### flow/config.mk
export PLATFORM = sky130hd
export DESIGN_NAME = as2650
export DESIGN_NICKNAME = as2650
export VERILOG_FILES = /design/flow/design.v
export SDC_FILE = /design/flow/constraint.sdc
export NUM_CORES = 4
export LEC_CHECK = 0
export CAP_MARGIN = 15
export CELL_PAD_IN_SITES_DETAIL_PLACEMENT = 0
export CELL_PAD_IN_SITES_GLOBAL_PLACEMENT = 1
export CORE_ASPECT_RATIO = 1.08
export CORE_MARGIN = 2
export CORE_UTILIZATION = 50
export CTS_CLUSTER_DIAMETER = 240
export HOLD_SLACK_MARGIN = 0.17
export SETUP_SLACK_MARGIN = -0.03
export SLEW_MARGIN = 20
export TNS_END_PERCENT = 5
### flow/constraint.sdc
create_clock -name core_clock -period 4.95 [get_ports {clk}]
set_input_delay 0.9900 -clock core_clock [delete_from_list [all_inputs] [get_ports {clk}]]
set_output_delay 0.9900 -clock core_clock [all_outputs]
set_load 0.01 [all_outputs]
### flow/design.v
`default_nettype none
module as2650(
	input reset,
	output [12:0] adr,
	input [7:0] dbus_in,
	output [7:0] dbus_out,
	output oeb,
	output rw,
	output opreq,
	output wrp,
	output m_io,
	output d_c,
	input sense,
	output flag,
	input clk
);
	reg [7:0] r0;
	reg [7:0] r123[2:0];
	reg [7:0] r123_2[2:0];
	reg [14:0] pc;
	reg [7:0] psu;
	reg [7:0] psl;
	reg [7:0] ins_reg;
	reg [14:0] stack[7:0];
	reg [7:0] cycle;
	reg halted;
	reg [7:0] holding_reg;
	reg [7:0] addr_buff;
	reg [1:0] idx_ctrl;
	assign flag = psu[6];
	reg r_opreq;
	assign opreq = r_opreq;
	reg r_rw;
	assign rw = r_rw;
	reg [12:0] r_addr;
	assign adr = r_addr;
	reg r_m_io;
	assign m_io = r_m_io;
	reg r_d_c;
	assign d_c = r_d_c;
	reg r_wrp;
	assign wrp = r_wrp;
	reg [7:0] b_buf;
	assign oeb = r_rw ? 0 : 1;
	assign dbus_out = b_buf;
	wire [7:0] instr_reg = ins_reg[1:0] == 0 ? r0 : (psl[4] ? r123_2[ins_reg[1:0] - 1] : r123[ins_reg[1:0] - 1]);
	wire [7:0] instr_reg_p1 = instr_reg + 1;
	wire [7:0] instr_reg_m1 = instr_reg - 1;
	wire [14:0] branch_addr = pc + (dbus_in[6:0] >= 64 ? -(64 - (dbus_in[6:0] - 64)) : dbus_in[6:0]);
	wire carry = psl[0];
	wire overflow = psl[2];
	wire [7:0] rrr = psl[3] ? {carry, instr_reg[7:1]} : {instr_reg[0], instr_reg[7:1]};
	wire [7:0] rrl = psl[3] ? {instr_reg[6:0], carry} : {instr_reg[6:0], instr_reg[7]};
	wire [7:0] input1 = ins_reg[3:2] == 0 ? holding_reg : instr_reg;
	wire [7:0] input2 = ins_reg[3:2] == 0 ? instr_reg : holding_reg;
	wire [7:0] alu_next = alu_step(input1, input2);
	wire [16:0] mul_res = r0 * (psl[4] ? r123_2[0] : r123[0]);
	always @(posedge clk) begin
		if(reset) begin
			pc <= 0;
			r0 <= 0;
			r123[0] <= 0;
			r123[1] <= 0;
			r123[2] <= 0;
			r123_2[0] <= 0;
			r123_2[1] <= 0;
			r123_2[2] <= 0;
			psu <= 0;
			psl <= 0;
			cycle <= 0;
			r_opreq <= 0;
			r_rw <= 0;
			r_addr <= 0;
			r_m_io <= 1;
			r_d_c <= 0;
			r_wrp <= 0;
			halted <= 0;
			idx_ctrl <= 0;
			b_buf <= 0;
		end else if(!halted) begin
			psu[7] <= sense;
			cycle <= cycle + 1;
			if(cycle == 0) begin  
				idx_ctrl <= 0;
				r_m_io <= 1;
				r_opreq <= 1;
				r_rw <= 0;
				r_addr <= pc[12:0];
				pc <= pc + 1;
			end else if(cycle == 1) begin  
				ins_reg <= dbus_in;
				r_opreq <= 0;
			end else begin
				if(ins_reg[4]) begin
					if(ins_reg[3]) begin
						if(ins_reg == 'h9B || ins_reg == 'hBB) begin
							if(cycle == 2) begin  
								pc <= pc + 1;
								r_addr <= pc[12:0];
								r_opreq <= 1;
								r_rw <= 0;
							end else if(cycle == 3) begin  
								if(dbus_in[7]) begin  
									r_addr <= branch_addr[12:0];
									r_opreq <= 1;
									r_rw <= 0;
									cycle <= 8;
									ins_reg <= ins_reg == 'h9B ? 'h1B : 'h3B;
								end else begin  
									pc <= {1'b0, 1'b0, branch_addr[12:0]};
									r_opreq <= 0;
									cycle <= 0;
								end
							end
						end else if(ins_reg == 'h9F || ins_reg == 'hBF) begin
							if(cycle == 2) begin
								pc <= pc + 1;
								r_addr <= pc;
								r_opreq <= 1;
								r_rw <= 0;
							end else if(cycle == 3) begin
								addr_buff <= dbus_in;
								pc <= pc + 1;
								r_addr <= pc;
							end else if(cycle == 4) begin
								if(ins_reg == 'hBF) begin
									stack[psu[2:0]] <= pc;
									psu[2:0] <= psu[2:0] + 1;
								end
								if(addr_buff[7]) begin  
									r_addr <= {addr_buff[4:0], dbus_in};
								end else begin  
									r_opreq <= 0;
									pc <= {addr_buff[4:0], dbus_in} + (psl[4] ? r123_2[2] : r123[2]);
									cycle <= 0;
								end
							end else if(cycle == 5) begin
								addr_buff <= dbus_in;
								r_addr <= r_addr + 1;
							end else if(cycle == 6) begin
								pc <= {addr_buff[6:0], dbus_in};
								r_opreq <= 0;
								cycle <= 0;
							end
						end else begin
							if(cycle == 2) begin
								if(ins_reg[7:4] == 'h5 || ins_reg[7:4] == 'h7 || ins_reg[7:4] == 'hD || ins_reg[7:4] == 'hF) begin
									write_reg(ins_reg[7:4] == 'hD ? instr_reg_p1 : (ins_reg[7:4] == 'hF ? instr_reg_m1 : instr_reg), ins_reg[1:0]);
									if((ins_reg[7:4] == 'hD ? instr_reg_p1 : (ins_reg[7:4] == 'hF ? instr_reg_m1 : instr_reg)) == 0) begin  
										pc <= pc + (ins_reg[2] ? 2 : 1);
										cycle <= 0;
									end else begin
										pc <= pc + 1;
										r_addr <= pc;
										r_opreq <= 1;
										r_rw <= 0;
									end
								end else begin
									if(
										((ins_reg[7:4] == 'h1 || ins_reg[7:4] == 'h3)
										&&
										(ins_reg[1:0] != 'b11 && ins_reg[1:0] != psl[7:6]))
										||
										((ins_reg[7:4] == 'h9 || ins_reg[7:4] == 'hB)
										&&
										(ins_reg[1:0] == psl[7:6]))
										) begin  
										pc <= pc + (ins_reg[2] ? 2 : 1);
										cycle <= 0;
									end else begin
										pc <= pc + 1;
										r_addr <= pc;
										r_opreq <= 1;
										r_rw <= 0;
									end
								end
							end else if(cycle == 3) begin
								if(!ins_reg[2]) begin  
									if(dbus_in[7]) begin  
										r_addr <= branch_addr[12:0];
										cycle <= 8;
									end else begin  
										push_stack();
										pc <= branch_addr[12:0];
										r_opreq <= 0;
										cycle <= 0;
									end
								end else begin  
									addr_buff <= dbus_in;
									pc <= pc + 1;
									r_addr <= pc;
								end
							end else if(cycle == 4) begin  
								if(addr_buff[7]) begin  
									r_addr <= {addr_buff[4:0], dbus_in};
									cycle <= 8;
								end else begin  
									push_stack();
									pc <= {addr_buff[6:0], dbus_in};
									r_opreq <= 0;
									cycle <= 0;
								end
							end else if(cycle == 8) begin  
								addr_buff <= dbus_in;
								r_addr <= r_addr + 1;
							end else if(cycle == 9) begin  
								push_stack();
								pc <= {dbus_in[4:0], addr_buff};
								r_opreq <= 0;
								cycle <= 0;
							end
						end
					end else begin
						if((ins_reg[7:4] == 'h1 || ins_reg[7:4] == 'h3) && ins_reg[2]) begin
							if(cycle == 2) begin
								if(ins_reg[1:0] == 'b11 || ins_reg[1:0] == psl[7:6]) begin  
									pc <= stack[psu[2:0] - 3'd1];
									psu[2:0] <= psu[2:0] - 1;
									if(ins_reg[7:4] == 'h3) begin  
										psu[5] <= 0;
									end
									cycle <= 0;
								end else begin  
									cycle <= 0;
								end
							end
						end else if((ins_reg[7:4] == 'h3 || ins_reg[7:4] == 'h7) && !ins_reg[2]) begin
							if(cycle == 2) begin
								r_opreq <= 1;
								r_rw <= 0;
								r_m_io <= 0;
								r_d_c <= ins_reg[7:4] == 'h7 ? 1 : 0;
							end else if(cycle == 3) begin
								set_cc_for(dbus_in);
								write_reg(dbus_in, ins_reg[1:0]);
								r_opreq <= 0;
								r_m_io <= 1;
								cycle <= 0;
							end
						end else if((ins_reg[7:4] == 'hB || ins_reg[7:4] == 'hF) && !ins_reg[2]) begin
							if(cycle == 2) begin
								r_opreq <= 1;
								r_rw <= 1;
								b_buf <= instr_reg;
								r_m_io <= 0;
								r_d_c <= ins_reg[7:4] == 'hF ? 1 : 0;
							end else if(cycle == 3) begin
								r_wrp <= 1;
							end else if(cycle == 4) begin
								r_wrp <= 0;
								r_opreq <= 0;
								r_rw <= 0;
								r_m_io <= 1;
								cycle <= 0;
							end
						end else if(ins_reg[7:4] == 'h5 && !ins_reg[2]) begin
							if(cycle == 2) begin
								if(psl[3]) begin
									psl[0] <= instr_reg[0];
									psl[5] <= instr_reg[6];
								end
								set_cc_for(rrr);
								write_reg(rrr, ins_reg[1:0]);
								cycle <= 0;
							end
						end else if(ins_reg[7:4] == 'hD && !ins_reg[2]) begin
							if(cycle == 2) begin
								if(psl[3]) begin
									psl[0] <= instr_reg[7];
									psl[5] <= instr_reg[4];
								end
								set_cc_for(rrl);
								write_reg(rrl, ins_reg[1:0]);
								cycle <= 0;
							end
						end else if(ins_reg[7:4] >= 'h94 && ins_reg[7:4] <= 'h97) begin  
							if(cycle == 2) begin
								write_reg(instr_reg + (psl[0] ? 0 : 'hA0) + (psl[5] ? 0 : 'h0A), ins_reg[1:0]);
								cycle <= 0;
							end
						end else begin
							if(cycle == 2) begin
								if(ins_reg == 'h90) begin  
									if(psl[4]) begin
										r123_2[1] <= mul_res[7:0];
										r123_2[2] <= mul_res[15:8];
									end else begin
										r123[1] <= mul_res[7:0];
										r123[2] <= mul_res[15:8];
									end
									cycle <= 0;
								end else if(ins_reg == 'h91) begin  
									if(psl[4]) begin
										r0 <= r123_2[0];
										r123_2[0] <= r0;
									end else begin
										r0 <= r123[0];
										r123[0] <= r0;
									end
									cycle <= 0;
								end else if(ins_reg == 'h10) begin  
									r0 <= stack[psu[2:0] - 3'd1][7:0];
									if(psl[4]) begin
										r123_2[0] <= stack[psu[2:0] - 3'd1][14:8];
									end else begin
										r123[0] <= stack[psu[2:0] - 3'd1][14:8];
									end
									psu[2:0] <= psu[2:0] - 1;
									cycle <= 0;
								end else if(ins_reg == 'h11) begin  
									stack[psu[2:0] - 3'd1][7:0] <= r0;
									if(psl[4]) begin
										stack[psu[2:0]][14:8] <= r123_2[0];
									end else begin
										stack[psu[2:0]][14:8] <= r123[0];
									end
									psu[2:0] <= psu[2:0] + 1;
									cycle <= 0;
								end else if(ins_reg == 'h12) begin
									r0 <= psu;
									set_cc_for(r0);
									cycle <= 0;
								end else if(ins_reg == 'h13) begin
									r0 <= psl;
									set_cc_for(r0);
									cycle <= 0;
								end else if(ins_reg == 'h92) begin
									psu <= r0;
								end else if(ins_reg == 'h93) begin
									psl <= r0;
								end else begin
									r_rw <= 0;
									r_opreq <= 1;
									pc <= pc + 1;
									r_addr <= pc;
								end
							end else if(cycle == 3) begin
								if(ins_reg == 'h74) begin
									psu <= psu & ~dbus_in;
								end else if(ins_reg == 'h75) begin
									psl <= psl & ~dbus_in;
								end else if(ins_reg == 'h76) begin
									psu <= psu | dbus_in;
								end else if(ins_reg == 'h77) begin
									psl <= psl | dbus_in;
								end else if(ins_reg == 'hB4 || ins_reg == 'hB6) begin
									psl[7:6] <= (psu & dbus_in) == dbus_in ? 0 : 2;
								end else if(ins_reg == 'hB5 || ins_reg == 'hB7) begin
									psl[7:6] <= (psl & dbus_in) == dbus_in ? 0 : 2;
								end else if(ins_reg >= 'hF4 && ins_reg <= 'hF7) begin  
									psl[7:6] <= (instr_reg & dbus_in) == dbus_in ? 0 : 2;
								end
								r_opreq <= 0;
								cycle <= 0;
							end
						end
					end
				end else begin
					if(cycle == 2) begin
						if(ins_reg == 'h40) begin  
							halted <= 1;
							cycle <= 0;
						end else if(ins_reg == 'hC0) begin  
							cycle <= 0;
						end else begin
							if(ins_reg[3:2] == 0) begin  
								if(ins_reg[7:4] == 0) begin  
									r0 <= instr_reg;
									set_cc_for(instr_reg);
									cycle <= 0;
								end else if(ins_reg[7:4] == 'hC && ins_reg[3:2] == 0) begin  
									write_reg(r0, ins_reg[1:0]);
									set_cc_for(r0);
									cycle <= 0;
								end else begin  
									holding_reg <= r0;
									cycle <= 4;
								end
							end else begin
								r_opreq <= 1;
								r_rw <= 0;
								r_addr <= pc[12:0];
								pc <= pc + 1;
								if(ins_reg[3:2] == 1) begin
									cycle <= 3;
								end else if(ins_reg[3:2] == 2) begin
									cycle <= 'b10_000000;
								end else if(ins_reg[3:2] == 3) begin
									cycle <= 'b11_000000;
								end
							end
						end
					end else if(cycle == 3) begin
						r_opreq <= 0;
						holding_reg <= dbus_in;
					end else if(cycle == 4) begin
						if(ins_reg[7:5] == 7) begin
							if(psl[1]) begin
								psl[7:6] <= input1 > input2 ? 'b01 : (input1 < input2 ? 'b10 : 'b00);
							end else begin
								psl[7:6] <= input1[7] == input2[7] ? (input1 > input2 ? 'b01 : (input1 < input2 ? 'b10 : 'b00)) : (input1[7] ? 'b10 : 'b01);
							end
						end else begin
							set_cc_for(alu_next);
							write_reg(alu_next, idx_ctrl != 0 || ins_reg[3:2] == 0 ? 0 : ins_reg[1:0]);
							if(ins_reg[7:5] == 4 || ins_reg[7:5] == 5) begin
								psl[5] <= alu_next[4];
								psl[2] <= input1[7] == input2[7] && alu_next[7] != input1[7];
								psl[0] <= alu_next < input1;
							end
						end
						r_opreq <= 0;
						cycle <= 0;
					end
					else if(cycle == 8) begin
						if(ins_reg >= 'hC4 && ins_reg <= 'hC7) begin
							cycle <= 0;
						end else begin
							r_wrp <= 1;
						end
					end else if(cycle == 9) begin
						r_rw <= 0;
						r_wrp <= 0;
						r_opreq <= 0;
						cycle <= 0;
					end
					else if(cycle == 'b10_000000) begin
						cycle <= dbus_in[7] ? 'b01_000000 : (ins_reg[7:5] == 6 ? 8 : 3);  
						r_addr <= pc[12:0] + 1 + (dbus_in[6:0] >= 64 ? -(64 - (dbus_in[6:0] - 64)) : dbus_in[6:0]);  
						if(!dbus_in[7]) begin
							setup_read();
						end
					end
					else if(cycle == 'b11_000000) begin
						addr_buff <= dbus_in;  
						r_addr <= r_addr + 1;  
						pc <= pc + 1;
					end else if(cycle == 'b11_000001) begin
						cycle <= addr_buff[7] ? 'b01_000000 : (ins_reg[7:5] == 6 ? 8 : 3);  
						idx_ctrl <= addr_buff[6:5];
						if(!addr_buff[7]) begin
							if(addr_buff[6:5] == 0) begin
								r_addr <= {addr_buff[4:0], dbus_in};
							end else begin
								r_addr <= {addr_buff[4:0], dbus_in} + (addr_buff[6:5] == 1 ? instr_reg_p1 : (addr_buff[6:5] == 2 ? instr_reg_m1 : instr_reg));
								write_reg(addr_buff[6:5] == 1 ? instr_reg_p1 : (addr_buff[6:5] == 2 ? instr_reg_m1 : instr_reg), ins_reg[1:0]);
							end
							setup_read();
						end else begin
							r_addr <= {addr_buff[4:0], dbus_in};
						end
					end
					else if(cycle == 'b01_000000) begin
						addr_buff <= dbus_in;  
						r_addr <= r_addr + 1;  
					end else if(cycle == 'b01_000001) begin
						if(idx_ctrl == 0) begin
							r_addr <= {addr_buff[4:0], dbus_in};
						end else begin
							r_addr <= {addr_buff[4:0], dbus_in} + (idx_ctrl[1:0] == 1 ? instr_reg_p1 : (idx_ctrl[1:0] == 2 ? instr_reg_m1 : instr_reg));
							write_reg(idx_ctrl[1:0] == 1 ? instr_reg_p1 : (idx_ctrl[1:0] == 2 ? instr_reg_m1 : instr_reg), ins_reg[1:0]);
						end
						cycle <= ins_reg[7:5] == 6 ? 8 : 3;  
						setup_read();
					end
				end
			end
		end
	end
	task write_reg(input [7:0] data, input [1:0] r_addr);
		begin
			if(r_addr == 0) begin
				r0 <= data;
			end else begin
				if(psl[4]) begin
					r123_2[r_addr - 1] <= data;
				end else begin
					r123[r_addr - 1] <= data;
				end
			end
		end
	endtask
	task push_stack();
		begin
			if(ins_reg[7:4] == 'h3 || ins_reg[7:4] == 'h7 || ins_reg[7:4] == 'hB) begin
				stack[psu[2:0]] <= pc;
				psu[2:0] <= psu[2:0] + 1;
			end
		end
	endtask
	task set_cc_for(input [7:0] val);
		begin
			psl[7:6] <= val > 127 ? 'b10 : (val != 0 ? 'b01 : 'b00);
		end
	endtask
	task setup_read();
		begin
			if(ins_reg[7:4] == 'hC) begin
				r_rw <= 1;
				b_buf <= addr_buff[6:5] != 0 ? r0 : instr_reg;  
				cycle <= 8;
			end
		end
	endtask
	function [7:0] alu_step(input [7:0] input1, input [7:0] input2);
		begin
			if(ins_reg[7:5] == 1) begin
				alu_step = input1 ^ input2;
			end else if(ins_reg[7:5] == 2) begin
				alu_step = input1 & input2;
			end else if(ins_reg[7:5] == 3) begin
				alu_step = input1 | input2;
			end else if(ins_reg[7:5] == 4) begin
				alu_step = input1 + input2 + (psl[3] && psl[0]);
			end else if(ins_reg[7:5] == 5) begin
				alu_step = input1 + ~input2 + (!psl[3] || psl[0]);
			end else begin
				alu_step = input2;
			end
		end
	endfunction
endmodule
### flow/run.sh
#!/bin/bash
# the make line also repeats each setting of config.mk as NAME=value (left out here)
make -C /OpenROAD-flow-scripts/flow DESIGN_CONFIG=/design/flow/config.mk WORK_HOME=/design/flow/orfs CLKGATE_MAP_FILE= finish
==> results of run 1 <==
layer usage:
layer	wire length, µm	vias to the layer above
met1	54800	16263
met2	63760	3135
met4	14340	4
met3	24080	909
met5	24	-
li1	-	14186
what timing repair did:
item                                    CTS  global route
gates resized                            74           128
setup buffers                            24            16
endpoints found under the setup margin   36            71
pin swaps                                41            80
cloned                                    1             0
cell type report:
cell class | count | area (µm²) | area share [%]
Antenna cell | 9 | 22.52 | 0.06281
Clock buffer | 43 | 905.9 | 2.526
Clock inverter | 19 | 240.2 | 0.6699
Inverter | 179 | 674.4 | 1.881
Multi-Input combinational cell | 2835 | 20550 | 57.32
Sequential cell | 284 | 7772 | 21.68
Tap cell | 744 | 930.9 | 2.596
Timing Repair Buffer | 601 | 4758 | 13.27
per-stage QoR:
stage	setup WS (ns)	utilization, %
global route	-0.4164	62.58
global placement	-0.7209	58.37
floorplan	-0.1587	-
finish	-0.3010	62.61
CTS	-0.3086	61.25
detailed placement	-0.6800	58.37
==> notes.md, run 1 <==
Entry: Yosys synthesis followed by OpenROAD place and route.

Run status:
- The run finished, with violations left.
- The checks that failed were setup timing.

Place:
- Buffers placed on the I/O ports in this run total 38.
- Counting tap cells, the placed design contains a total of about 4600 instances.
- The run gives the cell area after placement as about 33000 µm².
- For this run the detailed placement stage logged an HPWL of roughly 120 mm.
- The run gives the final weighted congestion of routability-driven global placement as between 1 and 1.5.

Critical path:
- The run gives the kind of launch point of the worst setup path as a register.
- The slowest stage of the critical path belongs to the cell or4_4.
- The arrival time of data at the worst endpoint is listed as 5.73 ns.
- The kind of cell with the highest combined delay along the critical path is AND-OR/OR-AND gates.
- In this run the critical register-to-register path is launched from ins_reg[1]$_DFFE_PP_.
- The run gives the largest stage delay on the critical path as 0.56 ns.
- The run puts the peak fanout along the critical path at 6.
- The run puts the required time of the critical path at roughly 5.4 ns.
- The run gives the endpoint class of the critical path as a register.
- The run gives the number of cells on the worst reg-to-reg path as 21.
- The critical path goes through inv_2, ha_4, mux2i_4, o22ai_4, nor3_4, inv_2, fa_2, fa_2, a21o_1, a21oi_2, buf_4, xnor2_1, a221oi_2, a31oi_1, o221a_2, a41oi_4, ha_4, nand4_1, a21oi_1, or4_4, a221oi_2.
- The run gives the class of the most critical setup path as reg2reg.
- The run gives the number of cells on the critical path as 21.
- The script reports the combined buffer and inverter count of the critical path as 3.
- The timing report gives the worst reg2reg path a setup slack of -0.30 ns.
- The run gives the beginning of the critical path as ins_reg[1]$_DFFE_PP_.

STA:
- For reference, the final report shows the max-slew violation count at 0.
- Across the routed clock network, the largest skew measured is 0.03963 ns.
- The run puts the final cycle utilization of the critical path at 106.1%.
- The run puts the final count of negative-setup-slack endpoints at 26.
- Static timing analysis puts the maximum clock frequency at 190.4 MHz.
- The run puts the final critical-path required period at approximately 5.3 ns.
- The run gives the count of final hold-check violations as 0.
- The run gives the worst hold-check slack as 0.5077 ns.
- Setup repair after global routing could not meet its margin everywhere.
- The run gives the transition time at the pin with the least slew margin as 1.126 ns.
- The run gives the post-route setup TNS as -2.229 ns.
- The worst-case max-slew headroom was logged as 24.12%.
- The run gives the final worst setup slack as -0.3010 ns.

Logic synthesis:
- The run puts the post-synthesis sequential area ratio at 26.74%.
- The run gives the async set-reset flop share out of synthesis as 0%.
- In this run, distinct cell masters in the synthesized netlist total 100.
- The run gives the number of synthesized register bits as 284.
- By instance count, the leading cell after synthesis is nand2_1.
- The main area contributors are edfxtp_1 22%, dfxtp_1 5.2%, ha_1 5.2%.
- The run puts the fraction of the mapped netlist area in compound gates at roughly 27%.
- The run gives the area share of the leading cell type in the synthesized netlist as around 22%.
- The run puts the total nets after synthesis at 3784.
- Yosys mapped a number of flops with a built-in enable equal to 208.
- The synthesis report lists the Yosys warning total as 1.
- The run puts the number of cells in the yosys synthesis report at 3609.
- After synthesis, the most frequently instantiated cells are 390 x nand2_1, 337 x nor2_1, 267 x a21oi_1, 267 x clkbuf_1, 225 x o21ai_0.
- The run gives the area share of and/or/nand/nor cells after synthesis as 18.79%.
- The run gives the dominant kind of combinational cell as AND-OR/OR-AND gates.
- The run puts the post-synthesis instance total at 3609.
- The run gives the synthesized area as 29050 µm².
- Of all cell types, the one taking the most synthesized area is edfxtp_1.
- The stat command in Yosys gives a chip area of 29050 µm².
- Averaged over all synthesized cells, the footprint is 8.048 µm².
- The run puts the post-synthesis share of cell area spent on xor and xnor gates at 3.769%.
- The run puts the adder-cell share of the synthesized area at 8.236%.
- The run puts the post-synthesis mux area share at 9.275%.
- Per the synth stats, the flop cell with the highest instance count is edfxtp_1.

Clocking:
- No sink is reached through more buffers than the 3 on the longest clock path.
- The run gives the clock edge transition at the registers on the reported setup and hold paths as approximately 0.050 ns.
- The run gives the clock latency on the worst-skew pair as 0.60 ns.
- The run gives the library cell used as clock root buffer as clkbuf_16.
- Hold repair after CTS inserted 0 buffers.
- The run gives the TritonCTS clock tree as yes.
- The run puts the number of clock sinks seen by CTS at 284.
- The run puts the number of clock buffers inserted by TritonCTS at 35.
- Looking at the clock tree report, the H-tree level count equals 2.

Power and ir drop:
- The power report attributes to the combinational group a share of 62.6%.
- The run gives the static leakage power as 14.12 nW.
- The run puts the sequential logic power at 0.00323 W.
- The run puts the total power divided by cell area at 441.1 nW/µm².
- The run puts the overall power at about 0.016 W.
- The run puts the clock network power at 0.00269 W.
- The run gives the power share of the clock group as 17.0%.
- In this run switching power makes up 49.64% of total power.
- The run gives the internal power contribution as 0.007965 W.
- Looking at the group totals, the largest power group turns out to be combinational logic.
- The run puts the worst supply voltage drop on vdd at 0.0003627 V.
- The run gives the combinational power as approximately 0.0099 W.
- The run gives the part of the total power dissipated in sequential elements as 20.4%.
- For this design the total switching power over the nets is just under 0.008 W.

Global route:
- The first global-routing pass estimated 224.5 mm of wire.
- Global routing put the most usage on met2.
- Total global-route track usage over all layers is 50.76%.
- The run puts the global-route track usage on met2 at 74.11%.
- The run puts the pin count of the biggest net entering global routing at ~72.
- The number of antenna violations at the first check in global routing was 6.
- The number of global-route vias before repair was about 33000.
- The run gives the global-route met3 utilization as between 10% and 20%.
- The run gives the overall overflow remaining after global route as 0.
- Global routing used 62.63% of the available met1 tracks.

Final layout:
- The run gives the number of filler cells placed in the layout as just under 5000.
- The final layout contains 4111 nets.
- The layout stage reports a final design area of 35860 µm².
- Per the run report, area growth between synthesis and finish was 23.46%.
- The run gives the post-layout instance count excluding filler cells as 4714.

Floorplan:
- The run puts the vertical extent of the die at 254.5 µm.
- The run puts the area of the chip at 60040 µm².
- The run gives the number of ports placed on the die boundary as 39.
- The run puts the area of the core region at roughly 57000 µm².
- The run gives the starting utilization of the core area as 50.72%.
- The run puts the horizontal die dimension at roughly 240 µm.
- The run gives the number of rows in the core area as 91.

Detailed routing:
- The routed layout has 34497 vias.
- The run puts the average vias per placed instance at 7.318.
- The run gives the detailed router's first-iteration violation count as just over 6000.
- The run gives the post-detailed-route wirelength per cell as ~33 µm.
- The run gives the final routed wirelength across all metal layers as 157.0 mm.
- The run puts the count of unresolved DRC violations after routing at 0.
- The first detailed-routing pass took 7 iterations.
- The run puts the tally of nets with antenna violations remaining after routing at 0.

Job:
- The run reported a max-capacitance violation count of 0.
- Across all stage logs, warnings added up to 52.

Worst hold path:
- For the worst min-delay path, the startpoint reported by OpenROAD is r_wrp$_SDFFE_PP0P_.
- Looking at the hold checks, the worst path lands on r_wrp$_SDFFE_PP0P_.
- In this run the worst hold path is classified as reg2reg.
- The run puts the number of stages on the worst hold path at 2.
==> inputs of run 2 (changes only) <==
- CAP_MARGIN: 15 -> 20
- CELL_PAD_IN_SITES_DETAIL_PLACEMENT: 0 -> default
- CELL_PAD_IN_SITES_GLOBAL_PLACEMENT: 1 -> default
- CORE_ASPECT_RATIO: 1.08 -> default
- CORE_UTILIZATION: 50 -> 64
- CTS_CLUSTER_DIAMETER: 240 -> 370
- CTS_CLUSTER_SIZE: default -> 99
- HOLD_SLACK_MARGIN: 0.17 -> default
- PLACE_DENSITY: default -> 0.35
- SETUP_SLACK_MARGIN: -0.03 -> default
- TNS_END_PERCENT: 5 -> default
- clock period: 4.95 -> 3.71 ns (I/O delays scaled with it)
==> run 2 against run 1 <==
Against the previous run:
- synthesized area is the same
- the run now fails in global routing
- synthesized cell count is the same
- die size shrank 22%
==> notes.md, run 2 <==
Notes from the flow run.

Logic synthesis:
- For reference, the top cells by count after synthesis are 390 x nand2_1, 337 x nor2_1, 267 x a21oi_1, 267 x clkbuf_1, 225 x o21ai_0.
- The run gives the post-synthesis instance total as 3609.
- The run gives the async set-reset flop share out of synthesis as 0%.
- The run gives the number of synthesized register bits as 284.
- In this run the mean area of a mapped cell was 8.048 µm².
- The run gives the largest area contributor in the synthesized netlist as edfxtp_1.
- The synthesis report lists the Yosys warning total as 1.
- The run gives the post-synthesis share of cell area spent on xor and xnor gates as 3.769%.
- The run puts the unique cell type count in the Yosys netlist at roughly 100.
- The number of cells reported by Yosys stat comes to 3609.
- The run puts the post-synthesis mux area share at a little under a tenth.
- The run puts the area share of the leading cell type in the synthesized netlist at ~22%.
- For reference, the top logic cell family by area is AND-OR/OR-AND gates.
- The run gives the number of flops mapped to enable cells by yosys as between 200 and 250.
- The run puts the synthesized area at roughly 29000 µm².
- The cell-mix breakdown from Yosys lists the adder-cell area share as 8.236%.
- The run gives the most frequent cell after synthesis as nand2_1.
- The run puts the post-synthesis sequential area ratio at 26.74%.
- After Yosys synthesis, AND-OR and OR-AND compound gates account for 26.76% of the synthesized area.
- For reference, the top cells by area after synthesis are edfxtp_1 22%, dfxtp_1 5.2%, ha_1 5.2%.
- At floorplan, the net count of the design was reported as 3784.
- The run puts the area share of and/or/nand/nor cells after synthesis at a little under a fifth.
- Post-synth the commonest register cell is edfxtp_1.
- The run gives the yosys-reported design area after synthesis as around 29000 µm².

Floorplan:
- The run puts the number of rows in the core area at ~80.
- The run puts the vertical extent of the die at 217.0 µm.
- The run puts the starting utilization of the core area at 64.42%.
- The run gives the area of the chip as 47100 µm².
- The run puts the area of the core region at 45090 µm².
- The run gives the horizontal die dimension as roughly 220 µm.
- For this design the top-level I/O count stands at 39.

Run status:
- The first error in the log reads "[ERROR GRT-0232] Routing congestion too high. Check the congestion heatmap in the GUI".
- The run gives the last stage reached as global routing.
- The flow did not finish.

Place:
- The run puts the pre-CTS worst setup slack at -1.604 ns.
- The run gives the half-perimeter wire length after placement as 107.4 mm.
- As logged by OpenROAD, the buffers inserted on ports number 38.
- The congestion estimate from routability-driven global placement came to 1.260.

Clocking:
- The tree is rooted in a clkbuf_16.
- The run puts the clock tree buffer depth at 3.
- Clock tree synthesis inserted a total of 6 buffers.
- The run puts the count of H-tree levels built during CTS at 1.
- The run puts the number of clock sinks seen by CTS at 284.

Global route:
- Global routing finished with a remaining overflow of 308.
- The run puts the global router's overall resource usage at 79.94%.
[run 2: metal layers]
metal | GRT overflow | global-route usage (%)
met4 | 116 | 73.42
met2 | 149 | 94.16
met5 | 3 | 36.25
met3 | 26 | 65.69
met1 | 14 | 83.47
[run 2: per-stage QoR]
| stage | util, % | instances | setup TNS (ns) | total power, W | instance area [µm²] |
|---|---|---|---|---|---|
| 2_1_floorplan | - | 3609 | -59.52 | 0.01097 | 29850 |
| 4_1_cts | 83.37 | 4744 | -81.07 | 0.01882 | 37590 |
| 3_3_place_gp | 78.59 | 4676 | -92.30 | 0.01606 | 35430 |
| 3_5_place_dp | 78.59 | 4676 | -107.88 | 0.01637 | 35430 |
[run 2: repair_timing]
item                                    CTS
pin swaps                               188
resized                                 321
hold buffers                              0
endpoints found under the setup margin  248
cloned                                    1
hold endpoints to repair                  0
setup buffers                            72
==> inputs of run 3 (changes only) <==
- CTS_CLUSTER_DIAMETER: 370 -> 29
- CTS_CLUSTER_SIZE: 99 -> default
- MAX_ROUTING_LAYER: default -> met4
- PLACE_DENSITY: 0.35 -> default
- SETUP_SLACK_MARGIN: default -> 1.97
- clock period: 3.71 -> 6.79 ns (I/O delays scaled with it)
==> run 3 against run 2 <==
Against the previous run:
- the run again fails in global routing
- synthesized area did not move
- synthesized cell count did not move
- die size did not move
==> notes.md, run 3 <==
Notes from the flow run.

Logic synthesis:
- The run gives the fraction of the mapped netlist area in compound gates as around 27%.
- In this run, distinct cell masters in the synthesized netlist total ~100.
- Per the Yosys statistics, synthesis produced 3609 cells.
- Looking at the gate-level netlist, the highest instance count belongs to nand2_1.
- The run gives the post-synthesis mux area share as 9.275%.
- The run puts the number of warning messages in the yosys log at 1.
- In this run, the synthesized area fraction spent on adder and majority cells is recorded as 8.236%.
- The run puts the mean post-synth cell area at 8.048 µm².
- When the netlist entered floorplanning its net count stood at 3784.
- The run puts the synthesized area at 29050 µm².
- The commonest cells after synthesis are 390 x nand2_1, 337 x nor2_1, 267 x a21oi_1, 267 x clkbuf_1, 225 x o21ai_0.
- After synthesis, flip-flops and latches occupy 26.74% of the total area.
- The run puts the yosys-reported design area after synthesis at 29050 µm².
- The run gives the number of flops mapped to enable cells by yosys as 208.
- The run puts the post-synthesis instance total at 3609.
- Looking at the cell usage after synthesis, the top flip-flop cell is edfxtp_1.
- Counting flops with an async set or reset pin after synthesis yields a share of 0%.
- The run puts the area share of and/or/nand/nor cells after synthesis at 18.79%.
- Yosys attributes the largest share of cell area to edfxtp_1 22%, dfxtp_1 5.2%, ha_1 5.2%.
- The run gives the area share of the leading cell type in the synthesized netlist as a little over a fifth.
- For reference, XOR and XNOR gates occupy between 3 and 4% of the area reported after synthesis.
- The run gives the largest area contributor in the synthesized netlist as edfxtp_1.
- The run puts the number of synthesized register bits at 284.
- The run gives the dominant kind of combinational cell as AND-OR/OR-AND gates.

Clocking:
- The run puts the number of clock buffers inserted by TritonCTS at 72.
- The run gives the library cell used as clock root buffer as clkbuf_16.
- The run gives the count of H-tree levels built during CTS as 3.
- The run puts the clock tree buffer depth at 3.
- The run gives the number of clock sinks seen by CTS as about 280.

Run status:
- It got as far as global routing and failed there.
- The first error in the log reads "[ERROR GRT-0232] Routing congestion too high. Check the congestion heatmap in the GUI".
- The run stopped with a tool error.

Floorplan:
- The floorplan step defined a die boundary enclosing 47100 µm².
- The run puts the number of rows in the core area at 78.
- Measured along the x axis, the die boundary spans 217.0 µm.
- The run gives the area of the core region as 45090 µm².
- The run puts the vertical extent of the die at 217.0 µm.
- The run gives the starting utilization of the core area as about 64%.
- The run gives the number of ports placed on the die boundary as 39.

Place:
- The wire-length estimate of the detail-placed layout is 104.2 mm.
- The run gives the total of buffers placed on input and output ports as 38.
- Routability-driven placement finished with a final weighted congestion of 1.237.
- The run gives the cell total after placement as 4070.

Global route:
- The run gives the global router's overall resource usage as 78.06%.
- The run puts the overall overflow remaining after global route at 7.
-- run 3: per-stage QoR --
| step | worst slack (ns) | instance area, µm² |
|---|---|---|
| CTS | 1.648 | 34750 |
| detailed placement | 0.8517 | 30430 |
| global placement | 0.9207 | 30420 |
| floorplan | 1.681 | 29580 |
-- run 3: repair_timing --
action,CTS
pin swaps,108
setup endpoints to repair,114
hold buffers,0
resized,212
buffers inserted,106
hold endpoints to repair,0
gates cloned,2
-- run 3: routing by layer --
metal | GRT overflow | track usage [%]
met1 | 0 | 81.51
met2 | 3 | 90.31
met3 | 2 | 61.80
met4 | 2 | 69.63
met5 | - | -
==> inputs of run 4 (changes only) <==
- ABC_AREA: default -> 1
- CORE_UTILIZATION: 64 -> 70
- CTS_CLUSTER_DIAMETER: 29 -> 354
- CTS_CLUSTER_SIZE: default -> 31
- MAX_ROUTING_LAYER: met4 -> default
- SETUP_SLACK_MARGIN: 1.97 -> default
- clock period: 6.79 -> 4.38 ns (I/O delays scaled with it)
==> run 4 against run 3 <==
Against the previous run:
- the run again fails in global routing
- synthesized area increased by 2.8%
- die size fell by 5.9%
- synthesized cell count is 25% higher
==> notes.md, run 4 <==
Notes from the flow run.

Logic synthesis:
- The run puts the synthesized area at 29870 µm².
- Yosys reports that the leading cell type by area covers 20.91% of the netlist area.
- For this run, asynchronously set or reset flops after synthesis account for 0%.
- The run gives the total nets after synthesis as 4688.
- For reference, the top cells by area after synthesis are edfxtp_1 21%, nand2_1 13%, o21ai_0 8.3%.
- The share of the Yosys chip area taken by registers is 26.01%.
- The run gives the yosys-reported design area after synthesis as 29870 µm².
- Of the total synthesized cell area, the portion taken by AND, OR, NAND and NOR gates is 27.45%.
- The run puts the number of warning messages in the yosys log at 1.
- The run puts the post-synthesis mux area share at less than 1%.
- Synthesis inferred between 200 and 300 register bits.
- The run gives the unique cell type count in the Yosys netlist as 81.
- The run gives the number of cells in the yosys synthesis report as 4513.
- By instance count, the leading cell after synthesis is nand2_1.
- The run gives the fraction of the mapped netlist area in compound gates as 25.28%.
- By count the netlist is led by 1026 x nand2_1, 511 x inv_1, 495 x o21ai_0, 422 x nor2_1, 361 x a21oi_1.
- The run gives the adder-cell share of the synthesized area as between 7 and 8%.
- Of all cell types, the one taking the most synthesized area is edfxtp_1.
- Yosys mapped a number of flops with a built-in enable equal to 208.
- The run puts the post-synthesis share of cell area spent on xor and xnor gates at 2.698%.
- The run gives the post-synthesis instance total as 4513.
- The run puts the mean post-synth cell area at 6.618 µm².
- For reference, the top logic cell family by area is simple AND/OR/NAND/NOR gates.
- The run gives the main flop type after synthesis as edfxtp_1.

Floorplan:
- The run puts the area of the core region at 42040 µm².
- For this configuration, the core starts out at a cell density of 71.04%.
- The run gives the vertical extent of the die as approximately 210 µm.
- The run gives the number of rows in the core area as 75.
- The run gives the horizontal die dimension as 210.6 µm.
- The run puts the area of the chip at 44340 µm².
- The run gives the number of ports placed on the die boundary as 39.

Clocking:
- The run puts the hold buffer count at cts at 0.
- Buffers inserted during clock tree synthesis total 13.
- The cell sitting at the root of the clock tree is a clkbuf_16.
- The run gives the clock tree buffer depth as 3.
- Per the CTS log, the maximum H-tree level is 1.
- The run gives the number of clock sinks seen by CTS as between 200 and 300.

Global route:
- After global routing the overflow that remains totals 2.
- The run gives the global router's overall resource usage as 71.37%.

Run status:
- The flow did not finish.
- The tool reported: "[ERROR GRT-0232] Routing congestion too high. Check the congestion heatmap in the GUI".
- Per the run summary, the flow got no further than global routing.

Place:
- The run gives the cell total after placement as 5349.
- Note, the detailed placer reported a final HPWL of 102.3 mm.
- The buffer_ports step reported a buffer count of 38.
- The run puts the final weighted congestion of routability-driven global placement at 1.305.
-- run 4: metrics by stage --
step | hold WS, ns | worst slack, ns | cell area (µm²)
floorplan | 0.4399 | -0.3438 | 30100
global placement | 0.4491 | -0.6524 | 33780
detailed placement | 0.4479 | -0.7618 | 33780
CTS | 0.4717 | -0.5864 | 34800
-- run 4: what timing repair did --
item / CTS
endpoints found under the setup margin: 40
pin swaps: 66
buffers inserted: 43
gates resized: 108
-- run 4: metal layers --
metal	GRT overflow	global-route usage, %
met2	1	88.24
met5	0	35.15
met4	1	63.89
met1	0	75.01
met3	0	53.10
==> inputs of run 5 (changes only) <==
- CAP_MARGIN: 20 -> 15
- CELL_PAD_IN_SITES_DETAIL_PLACEMENT: default -> 0
- CELL_PAD_IN_SITES_GLOBAL_PLACEMENT: default -> 0
- CORE_ASPECT_RATIO: default -> 0.89
- CORE_UTILIZATION: 70 -> 72
- CTS_CLUSTER_DIAMETER: 354 -> 28
- CTS_CLUSTER_SIZE: 31 -> 80
- HOLD_SLACK_MARGIN: default -> 0.17
- PLACE_DENSITY_LB_ADDON: default -> 0.2
- SETUP_SLACK_MARGIN: default -> 0.98
- SLEW_MARGIN: 20 -> 40
- clock period: 4.38 -> 4.06 ns (I/O delays scaled with it)
==> run 5 against run 4 <==
Against the previous run:
- the flow again stops in global routing
- synthesized cell count stayed put
- synthesized area is the same
- die size is 2.7% lower
==> notes.md, run 5 <==
Notes from the flow run.

Place:
- Per the placement log, port buffering inserted 38 buffers.
- The run gives the final weighted congestion of routability-driven global placement as 1.326.
- The run gives the half-perimeter wire length after placement as 107.3 mm.

Logic synthesis:
- Yosys attributes the largest share of cell area to edfxtp_1 21%, nand2_1 13%, o21ai_0 8.3%.
- Yosys reported a register bit count of approximately 280.
- The run gives the total nets after synthesis as roughly 4700.
- The run puts the number of flops mapped to enable cells by yosys at 208.
- For reference, XOR and XNOR gates occupy 2.698% of the area reported after synthesis.
- For reference, the top cells by count after synthesis are 1026 x nand2_1, 511 x inv_1, 495 x o21ai_0, 422 x nor2_1, 361 x a21oi_1.
- The run gives the dominant kind of combinational cell as simple AND/OR/NAND/NOR gates.
- The run puts the mean post-synth cell area at approximately 6.6 µm².
- Among all cell types in the netlist, the one instantiated most often is nand2_1.
- The run puts the adder-cell share of the synthesized area at about 8%.
- The run puts the synthesized area at around 30000 µm².
- Looking at area per cell type in the netlist, the leader is edfxtp_1.
- The run puts the number of cells in the yosys synthesis report at 4513.
- For reference, compound AND-OR and OR-AND cells occupy 25.28% of the area reported after synthesis.
- In the synthesized netlist, mux cells make up 0.1005% of the area.
- In the Yosys stats the netlist draws on 81 distinct library cells.
- The run puts the area share of and/or/nand/nor cells after synthesis at 27.45%.
- Looking at the cell usage after synthesis, the top flip-flop cell is edfxtp_1.
- The run puts the yosys-reported design area after synthesis at roughly 30000 µm².
- The run gives the post-synthesis instance total as 4513.
- The run gives the number of warning messages in the yosys log as 1.
- The run puts the async set-reset flop share out of synthesis at 0%.
- The run gives the post-synthesis sequential area ratio as 26.01%.
- The run gives the area share of the leading cell type in the synthesized netlist as 20.91%.

Clocking:
- The run puts the clock tree buffer depth at 3.
- Clock tree synthesis selected as its root buffer the cell clkbuf_16.
- The run gives the hold buffer count at cts as 0.
- The run gives the number of clock sinks seen by CTS as 284.
- The run gives the count of H-tree levels built during CTS as 3.
- The run puts the number of clock buffers inserted by TritonCTS at around 70.

Global route:
- The run puts the overall overflow remaining after global route at 2864.
- Summed over all routing layers, the global router reports a total usage of 101.1%.

Floorplan:
- The run puts the vertical extent of the die at 196.1 µm.
- The run gives the horizontal die dimension as about 220 µm.
- The run puts the number of rows in the core area at 70.
- The run puts the area of the chip at 43130 µm².
- The run gives the area of the core region as 40990 µm².
- The run puts the starting utilization of the core area at 72.87%.
- The run puts the number of ports placed on the die boundary at 39.

Run status:
- The flow did not finish.
- The tool reported: "[ERROR GRT-0116] Global routing finished with congestion. Check the congestion regions in the DRC Viewer".
- It got as far as global routing and failed there.
[run 5: per-stage QoR]
step	area [µm²]	instances	hold slack [ns]	worst slack (ns)
floorplan	30600	4513	0.4401	-0.6626
global placement	34540	5397	0.4476	-0.8682
detailed placement	34540	5397	0.4583	-1.123
CTS	39770	5647	0.4694	-1.029
[run 5: metal layers]
layer,GRT usage [%],overflow
met3,90.76,277
met1,94.22,244
met4,106.9,628
met5,76.90,38
met2,116.7,1677
[run 5: timing repair]
item,in CTS
cloned,3
gates resized,469
buffers inserted,122
setup endpoints to repair,434
pin swaps,212
endpoints found under the hold margin,0
==> inputs of run 6 (changes only) <==
- ABC_AREA: 1 -> default
- CAP_MARGIN: 15 -> 35
- CELL_PAD_IN_SITES_DETAIL_PLACEMENT: 0 -> 1
- CELL_PAD_IN_SITES_GLOBAL_PLACEMENT: 0 -> default
- CORE_ASPECT_RATIO: 0.89 -> 0.83
- CORE_UTILIZATION: 72 -> 71
- CTS_CLUSTER_DIAMETER: 28 -> default
- CTS_CLUSTER_SIZE: 80 -> default
- HOLD_SLACK_MARGIN: 0.17 -> default
- MAX_ROUTING_LAYER: default -> met4
- MIN_ROUTING_LAYER: default -> met1
- PLACE_DENSITY_LB_ADDON: 0.2 -> default
- SETUP_SLACK_MARGIN: 0.98 -> default
- SLEW_MARGIN: 40 -> 20
- TNS_END_PERCENT: default -> 55
- clock period: 4.06 -> 6.56 ns (I/O delays scaled with it)
==> run 6 against run 5 <==
Against the previous run:
- the flow stops in detailed placement
- die size is 1.3% lower
- synthesized cell count is 20% lower
- synthesized area is 2.8% lower
==> notes.md, run 6 <==
Notes from the flow run.

Run status:
- The run stopped with a tool error.
- The run gives the last stage reached as detailed placement.
- The first error in the log reads "[ERROR DPL-0033] detailed placement checks failed during check placement".

Floorplan:
- The run gives the vertical extent of the die as 188.3 µm.
- The run gives the area of the core region as around 40000 µm².
- Once the floorplan was initialized, standard cells occupied 72.03% of the core.
- The run gives the number of rows in the core area as 67.
- The run gives the horizontal die dimension as 226.0 µm.
- In this run the full chip footprint comes out at 42550 µm².
- The run puts the number of ports placed on the die boundary at 39.

Logic synthesis:
- The run puts the post-synthesis instance total at 3609.
- Sorting the synthesized cells by area gives the leading types as edfxtp_1 22%, dfxtp_1 5.2%, ha_1 5.2%.
- A synthesized cell averages 8.048 µm².
- By area, the combinational part of the netlist is dominated by AND-OR/OR-AND gates.
- The run gives the unique cell type count in the Yosys netlist as ~100.
- The most common cell in the synthesized netlist is nand2_1.
- The run gives the main flop type after synthesis as edfxtp_1.
- The run puts the async set-reset flop share out of synthesis at 0%.
- The run puts the number of warning messages in the yosys log at 1.
- Per the post-synthesis report, the nets total 3784.
- The run gives the synthesized area as 29050 µm².
- Of the total synthesized cell area, the portion taken by XOR and XNOR cells is about 3.8%.
- The run puts the fraction of the mapped netlist area in compound gates at 26.76%.
- After synthesis, the share of cell area in mux cells is 9.275%.
- The run puts the yosys-reported design area after synthesis at 29050 µm².
- The synthesis stat section lists a flop and latch total of ~280.
- In the synthesized netlist, the cells that appear most often are 390 x nand2_1, 337 x nor2_1, 267 x a21oi_1, 267 x clkbuf_1, 225 x o21ai_0.
- The run puts the adder-cell share of the synthesized area at 8.236%.
- The run puts the post-synthesis sequential area ratio at 26.74%.
- The area fraction of the largest cell type after synthesis is 21.50%.
- Per the synthesis report, the simple-gate share of the synthesized area is 18.79%.
- The run puts the number of cells in the yosys synthesis report at approximately 3600.
- The run puts the number of flops mapped to enable cells by yosys at 208.
- The run gives the largest area contributor in the synthesized netlist as edfxtp_1.

Place:
- The run puts the final weighted congestion of routability-driven global placement at 1.369.
- The run gives the total of buffers placed on input and output ports as 38.
## run 6: per-stage QoR
step | setup slack, ns | total power [W] | std cells | area, µm²
2_1_floorplan | 0.3013 | 0.006027 | 3609 | 29050
3_3_place_gp | 0.4359 | 0.007779 | 4021 | 30020
==> inputs of run 7 (changes only) <==
- CAP_MARGIN: 35 -> 15
- CELL_PAD_IN_SITES_DETAIL_PLACEMENT: 1 -> 0
- CELL_PAD_IN_SITES_GLOBAL_PLACEMENT: default -> 1
- CORE_ASPECT_RATIO: 0.83 -> 1.08
- CORE_UTILIZATION: 71 -> 57
- CTS_CLUSTER_DIAMETER: default -> 28
- HOLD_SLACK_MARGIN: default -> -0.08
- MAX_ROUTING_LAYER: met4 -> default
- MIN_ROUTING_LAYER: met1 -> default
- SETUP_SLACK_MARGIN: default -> -0.03
- TNS_END_PERCENT: 55 -> 5
- clock period: 6.56 -> 4.95 ns (I/O delays scaled with it)
==> run 7 against run 6 <==
Against the previous run:
- now fails the layout checks on setup timing
- die size increased by 24%
- synthesized cell count unchanged
- synthesized area unchanged
==> notes.md, run 7 <==
Entry: Yosys synthesis followed by OpenROAD place and route.

Run status:
- The run finished, with violations left.
- The layout checks failed on setup timing.

Power and ir drop:
- The run gives the part of the total power dissipated in sequential elements as 18.4%.
- The run puts the total power divided by cell area at 488.2 nW/µm².
- The run gives the combinational power share as around 54%.
- The run gives the power share of the clock group as 27.8%.
- The run gives the static leakage power as 14.27 nW.
- The run puts the switching fraction of total power at 46.47%.
- Looking at the group totals, the largest power group turns out to be combinational logic.
- The run puts the sequential logic power at 0.00324 W.
- In this run, power in combinational logic comes to 0.00947 W.
- In the power breakdown, the internal column shows 0.009427 W.
- The run gives the clock network power as roughly 0.0049 W.
- The run puts the worst supply voltage drop on vdd at 0.0004177 V.
- The run puts the switching power at 0.008183 W.

Floorplan:
- The floorplan report gives the top-level pin count as 39.
- Before placement the cells fill 57.98% of the core.
- The die covers 52780 µm².
- The run gives the number of rows in the core area as 85.
- The run gives the area of the core region as 50090 µm².
- The run gives the horizontal die dimension as 221.2 µm.
- The run gives the vertical extent of the die as approximately 240 µm.

Critical path:
- In this run the critical path is formed by inv_1, ha_4, buf_6, buf_4, buf_4, mux2i_1, o221ai_1, nor2_2, buf_12, ha_1, or3_1, o32a_1, o21ai_1, mux2i_1, a2bb2oi_2, inv_1, ha_4, nand4_1, o21ai_0, or4_4, a221oi_2.
- The run puts the number of cells on the critical path at 21.
- The run gives the beginning of the critical path as ins_reg[1]$_DFFE_PP_.
- The run gives the critical-path cell with the highest stage delay as or4_4.
- On the critical path the data arrives at 5.73 ns.
- The worst setup path is captured at a register.
- The run puts the required time of the critical path at 5.50 ns.
- The run puts the number of buffer and inverter instances along the worst setup path at 6.
- The run gives the cell family contributing the most delay on the critical path as simple AND/OR/NAND/NOR gates.
- The timing report gives the worst reg2reg path a setup slack of -0.23 ns.
- STA classifies the critical path startpoint as a register.
- The run puts the peak fanout along the critical path at 18.
- The run gives the launch instance of the worst register-to-register path as ins_reg[1]$_DFFE_PP_.
- The run gives the largest stage delay on the critical path as 0.52 ns.
- STA shows the worst reg2reg path with a cell count of 21.
- The run gives the class of the most critical setup path as reg2reg.

Logic synthesis:
- The run puts the fraction of the mapped netlist area in compound gates at around 27%.
- The warning tally printed by Yosys for this design is 1.
- Ranked by instance count, the synthesized netlist is headed by 390 x nand2_1, 337 x nor2_1, 267 x a21oi_1, 267 x clkbuf_1, 225 x o21ai_0.
- The run puts the mean post-synth cell area at 8.048 µm².
- The run puts the synthesized area at 29050 µm².
- The run gives the area share of the leading cell type in the synthesized netlist as 21.50%.
- The run puts the yosys-reported design area after synthesis at 29050 µm².
- The run puts the total nets after synthesis at 3784.
- Yosys instantiated no cell more often than nand2_1.
- The run puts the area share of and/or/nand/nor cells after synthesis at between 10% and 20%.
- The run puts the unique cell type count in the Yosys netlist at 100.
- The run gives the dominant kind of combinational cell as AND-OR/OR-AND gates.
- The run puts the post-synthesis share of cell area spent on xor and xnor gates at under 10%.
- The run gives the number of cells in the yosys synthesis report as 3609.
- The run gives the async set-reset flop share out of synthesis as 0%.
- The run gives the number of flops mapped to enable cells by yosys as 208.
- Summing the sequential cell areas from Yosys gives between 20% and 30% of the chip area.
- The run gives the post-synthesis mux area share as 9.275%.
- Post-synth the commonest register cell is edfxtp_1.
- Sorting the synthesized cells by area gives the leading types as edfxtp_1 22%, dfxtp_1 5.2%, ha_1 5.2%.
- The run puts the number of synthesized register bits at around 280.
- The run gives the adder-cell share of the synthesized area as 8.236%.
- Synthesis produced a netlist whose cell count is 3609.
- The run gives the largest area contributor in the synthesized netlist as edfxtp_1.

STA:
- The run gives the max-slew headroom at the worst pin as about a quarter.
- The run puts the maximum frequency from static timing analysis at 193.2 MHz.
- The run puts the final worst setup slack at -0.2272 ns.
- The run gives the count of final hold-check violations as 0.
- In the final report, the number of pins over their slew limit comes to 0.
- The run puts the worst hold-check slack at 0.5127 ns.
- The run gives the final cycle utilization of the critical path as 104.6%.
- For the pin with the worst max-slew slack, the measured transition is 1.132 ns.
- The run gives the clock skew as 0.04024 ns.
- For the final routed database, the setup TNS stands at -1.612 ns.
- Setup repair after global routing could not meet its margin everywhere.
- Per the finish-stage timing summary, setup violations number 20.
- The run puts the final critical-path required period at 5.177 ns.

Detailed routing:
- According to the report, the first pass of detailed routing completed in 15 iterations.
- The run gives the tally of nets with antenna violations remaining after routing as 0.
- The run gives the final routed wirelength across all metal layers as 148.7 mm.
- The script parses the final routing iteration and logs DRC violations as 0.
- The run gives the post-detailed-route wirelength per cell as between 30 and 40 µm.
- The run puts the average vias per placed instance at 7.667.
- The detailed router placed 35238 vias in this run.
- The run gives the detailed router's first-iteration violation count as 8064.

Place:
- Per the placement log, port buffering inserted 38 buffers.
- The run gives the final weighted congestion of routability-driven global placement as 1.198.
- The run puts the pre-CTS worst setup slack at -0.6188 ns.
- The run gives the half-perimeter wire length after placement as approximately 110 mm.

Global route:
- The run puts the number of global-route vias before repair at between 30000 and 40000.
- The run gives the number of antenna violations at the first check in global routing as 10.
- The first global-routing pass estimated 217.6 mm of wire.
- The run puts the global router's overall resource usage at 55.03%.
- The run puts the pin count of the biggest net entering global routing at approximately 83.
- Per the GRT congestion report, total overflow comes to 0.

Job:
- Warnings raised by the tools during the run amount to between 50 and 60.
- The run gives the tally of max-capacitance violations as 0.

Final layout:
- The run puts the area added between synthesis and finish at 24.18%.
- The run puts the number of nets in the finished design at 4057.
- The run gives the number of filler cells placed in the layout as 3900.

Clocking:
- The run puts the number of clock buffers inserted by TritonCTS at 73.
- The run gives the hold buffer count at cts as 0.
- The cell sitting at the root of the clock tree is a clkbuf_16.
- The skew report gives the latency at the later pin of the worst-skew pair as 0.66 ns.
- The run gives the count of H-tree levels built during CTS as 3.
- The run gives the TritonCTS clock tree as yes.
- The run gives the number of clock sinks seen by CTS as ~280.
- The run puts the clock edge transition at the registers on the reported setup and hold paths at 0.05 ns.
- The run puts the clock tree buffer depth at 3.

Worst hold path:
- Counting instances, the worst hold path has a depth of 2.
- The run gives the class of the worst hold path as reg2reg.
## run 7: what timing repair did
action                                  CTS  global route
pin swaps                                34            34
resized                                  49            86
hold endpoints to repair                  0             0
setup buffers                             7            11
endpoints found under the setup margin   23            58
## run 7: cell type report
type	instances	area [µm²]	share of cell area (%)
Multi-Input combinational cell	2835	20240	56.12
Sequential cell	284	7770	21.54
Timing Repair Buffer	509	4024	11.16
Clock buffer	98	2011	5.575
Tap cell	652	815.8	2.262
Inverter	179	675.6	1.873
Clock inverter	37	524.3	1.454
Antenna cell	2	5.005	0.01388
## run 7: routing by layer
| metal | GRT usage (%) | part of all wire [%] | routed length, µm |
|---|---|---|---|
| met1 | 64.26 | 33 | 48340 |
| met2 | 75.71 | 39 | 57740 |
| met3 | 28.06 | 18 | 26220 |
| met4 | 42.87 | 11 | 16170 |
| met5 | 3.226 | 0.14 | 210 |
## run 7: metrics by stage
stage	total power (W)	cells	area, µm²	util (%)
floorplan	0.008080	3609	29370	-
global placement	0.01150	4437	32730	65.35
global route	0.01792	4594	36060	71.99
CTS	0.01662	4579	35520	70.91
finish	0.01761	4596	36070	72.00
detailed placement	0.01165	4437	32740	65.36
==> inputs of run 8 (changes only) <==
- ABC_AREA: default -> 1
- CELL_PAD_IN_SITES_DETAIL_PLACEMENT: 0 -> default
- CELL_PAD_IN_SITES_GLOBAL_PLACEMENT: 1 -> default
- CORE_ASPECT_RATIO: 1.08 -> default
- CORE_UTILIZATION: 57 -> 40
- CTS_CLUSTER_DIAMETER: 28 -> default
- GPL_TIMING_DRIVEN: default -> 0
- HOLD_SLACK_MARGIN: -0.08 -> default
- MAX_ROUTING_LAYER: default -> met4
- MIN_ROUTING_LAYER: default -> met2
- PLACE_DENSITY: default -> 0.86
- SETUP_SLACK_MARGIN: -0.03 -> default
- SLEW_MARGIN: 20 -> 25
- TNS_END_PERCENT: 5 -> 90
- clock period: 4.95 -> 5.57 ns (I/O delays scaled with it)
==> run 8 against run 7 <==
Against the previous run:
- synthesized cell count up 25%
- die size up 46%
- the flow now stops in global routing
- synthesized area up 2.8%
==> notes.md, run 8 <==
Notes from the flow run.

Run status:
- The flow did not finish.
- The run ended at global routing.
- The first error in the log reads "[ERROR GRT-0116] Global routing finished with congestion. Check the congestion regions in the DRC Viewer".

Logic synthesis:
- The run puts the fraction of the mapped netlist area in compound gates at 25.28%.
- The run puts the post-synthesis instance total at 4513.
- The run puts the synthesized area at 29870 µm².
- After synthesis, the chip area reported by Yosys is 29870 µm².
- The run puts the number of cells in the yosys synthesis report at 4513.
- In the post-synthesis netlist, the biggest area contributors are edfxtp_1 21%, nand2_1 13%, o21ai_0 8.3%.
- The run puts the mean post-synth cell area at between 6 and 7 µm².
- Yosys reports the multiplexer fraction of the synthesized area as less than 1%.
- The run gives the post-synthesis share of cell area spent on xor and xnor gates as 2.698%.
- In this run, the synthesized area fraction spent on and/or/nand/nor cells is recorded as 27.45%.
- The run gives the async set-reset flop share out of synthesis as 0%.
- The run gives the area share of the leading cell type in the synthesized netlist as 20.91%.
- The run puts the unique cell type count in the Yosys netlist at 81.
- The synthesized design contains approximately 210 enable-type register cells.
- The run puts the number of synthesized register bits at between 200 and 300.
- The run gives the adder-cell share of the synthesized area as 7.976%.
- The biggest area contributor in the post-synthesis netlist is edfxtp_1.
- Yosys reports that the most numerous cell types are 1026 x nand2_1, 511 x inv_1, 495 x o21ai_0, 422 x nor2_1, 361 x a21oi_1.
- The run puts the total nets after synthesis at 4688.
- The run puts the post-synthesis sequential area ratio at 26.01%.
- The run gives the main flop type after synthesis as edfxtp_1.
- Sorting the synthesis cell report by count puts at the top nand2_1.
- The run puts the number of warning messages in the yosys log at 1.
- The run gives the dominant kind of combinational cell as simple AND/OR/NAND/NOR gates.

Global route:
- The run gives the overall overflow remaining after global route as 1028.
- Overall routing resource usage recorded by global route was between 90% and 100%.

Clocking:
- The root buffer cell chosen for the clock tree is clkbuf_16.
- The longest clock path from root to sink contains 3 buffers.
- The run gives the number of clock buffers inserted by TritonCTS as 37.
- The run puts the number of clock sinks seen by CTS at 284.
- Per the CTS log, the maximum H-tree level is 2.
- The run gives the hold buffer count at cts as 0.

Floorplan:
- The run puts the area of the chip at 76870 µm².
- The run puts the vertical extent of the die at 277.3 µm.
- The run gives the starting utilization of the core area as 40.25%.
- In this run the count of I/O pins placed on the die edge is 39.
- Row generation in the floorplan step produced 100 rows.
- The total area inside the core boundary comes to 74200 µm².
- From left edge to right edge, the die measures between 200 and 300 µm.

Place:
- The run gives the total of buffers placed on input and output ports as 37.
- In the placement report, post-DP HPWL is listed as 151.1 mm.
- The run puts the final weighted congestion of routability-driven global placement at 1.435.
- Per the placement report, the placed cell count is approximately 5500.
- The run puts the pre-CTS worst setup slack at -2.353 ns.
run 8: routing by layer:
metal | GRT usage [%] | GRT overflow
met4 | 78.08 | 121
met5 | - | -
met3 | 98.16 | 742
met1 | - | -
met2 | 92.39 | 165
run 8: stage by stage:
step           instance area, µm²  power, W  setup TNS (ns)  util [%]  hold WS [ns]
2_1_floorplan               29870  0.008116               0         -        0.4399
3_5_place_dp                31660   0.01232          -85.53     42.67        0.4589
4_1_cts                     33460   0.01512               0     45.10        0.4725
3_3_place_gp                31450   0.01233         -184.93     42.39        0.4521
run 8: timing repair:
item / 4_1_cts
pin swaps: 9
endpoints found under the setup margin: 138
gates resized: 113
buffers inserted: 26
cloned: 0
==> inputs of run 9 (changes only) <==
- ABC_AREA: 1 -> default
- CAP_MARGIN: 15 -> 20
- CORE_UTILIZATION: 40 -> 66
- GPL_TIMING_DRIVEN: 0 -> default
- MAX_ROUTING_LAYER: met4 -> default
- MIN_ROUTING_LAYER: met2 -> default
- PLACE_DENSITY: 0.86 -> default
- SETUP_SLACK_MARGIN: default -> 1.61
- SLEW_MARGIN: 25 -> 20
- TNS_END_PERCENT: 90 -> default
- clock period: 5.57 -> 6.23 ns (I/O delays scaled with it)
==> run 9 against run 8 <==
Against the previous run:
- synthesized cell count decreased by 20%
- die size fell by 41%
- the run again fails in global routing
- synthesized area decreased by 2.8%
==> notes.md, run 9 <==
Notes from the flow run.

Run status:
- The run stopped with a tool error.
- The run ended at global routing.
- The tool reported: "[ERROR GRT-0116] Global routing finished with congestion. Check the congestion regions in the DRC Viewer".

Logic synthesis:
- By instance count, the leading cell after synthesis is nand2_1.
- The run puts the post-synthesis share of cell area spent on xor and xnor gates at 3.769%.
- In this run, the synthesized area fraction spent on adder and majority cells is recorded as 8.236%.
- The run puts the total nets after synthesis at 3784.
- The run gives the synthesized area as 29050 µm².
- The main area contributors are edfxtp_1 22%, dfxtp_1 5.2%, ha_1 5.2%.
- The cell-mix breakdown from Yosys lists the compound-gate area share as between 20% and 30%.
- The share of the Yosys chip area taken by registers is between 20% and 30%.
- The run gives the mean post-synth cell area as 8.048 µm².
- Synthesis produced a netlist whose cell count is between 3000 and 4000.
- The run gives the unique cell type count in the Yosys netlist as ~100.
- The synthesized design devotes to its leading area cell type 21.50% of total area.
- The run puts the yosys-reported design area after synthesis at 29050 µm².
- The run gives the number of cells in the yosys synthesis report as around 3600.
- Yosys reports that the most numerous cell types are 390 x nand2_1, 337 x nor2_1, 267 x a21oi_1, 267 x clkbuf_1, 225 x o21ai_0.
- After synthesis, the share of flip-flops with an asynchronous set or reset is 0%.
- The run gives the number of warning messages in the yosys log as 1.
- By area, the combinational part of the netlist is dominated by AND-OR/OR-AND gates.
- The run gives the number of flops mapped to enable cells by yosys as 208.
- The run gives the post-synthesis mux area share as 9.275%.
- Counting flops and latches in the post-synthesis netlist gives 284.
- The run gives the area share of and/or/nand/nor cells after synthesis as about a fifth.
- The synthesis report names the predominant flop master as edfxtp_1.
- The biggest area contributor in the post-synthesis netlist is edfxtp_1.

Clocking:
- Looking at the clock tree report, the root buffer type is clkbuf_16.
- The run puts the hold buffer count at cts at 0.
- The run gives the number of clock buffers inserted by TritonCTS as 31.
- The run puts the number of clock sinks seen by CTS at ~280.
- Per the CTS log, the maximum H-tree level is 1.
- In this run the deepest clock path goes through 3 buffers.

Floorplan:
- After floorplanning, the core was sized to cover 43270 µm².
- The run puts the starting utilization of the core area at 67.13%.
- The run gives the number of rows in the core area as 76.
- The run puts the number of ports placed on the die boundary at 39.
- Per the OpenROAD floorplan log, the height of the die is between 200 and 250 µm.
- The run puts the area of the chip at 45700 µm².
- The die is 213.8 µm wide.

Global route:
- The run puts the global router's overall resource usage at 76.83%.
- The run gives the overall overflow remaining after global route as 125.

Place:
- The run gives the half-perimeter wire length after placement as a little over 100 mm.
- The run puts the total of buffers placed on input and output ports at 38.
- The run puts the cell total after placement at about 4100.
- The run puts the final weighted congestion of routability-driven global placement at 1.186.
==> run 9: through the flow <==
step / area, µm² / setup slack, ns
after CTS: 34140 / 1.095
after detailed placement: 30660 / 0.4784
after global placement: 30650 / 0.4775
after floorplan: 29670 / 1.149
==> run 9: timing repair <==
item / in CTS
resized: 304
cloned: 3
endpoints found under the setup margin: 222
setup buffers: 134
pin swaps: 165
==> run 9: per-layer routing <==
layer	overflow	track usage (%)
met1	0	80.39
met2	65	89.95
met3	3	62.98
met4	57	72.41
met5	0	31.90
Power is estimated from default activity; no workload was simulated.
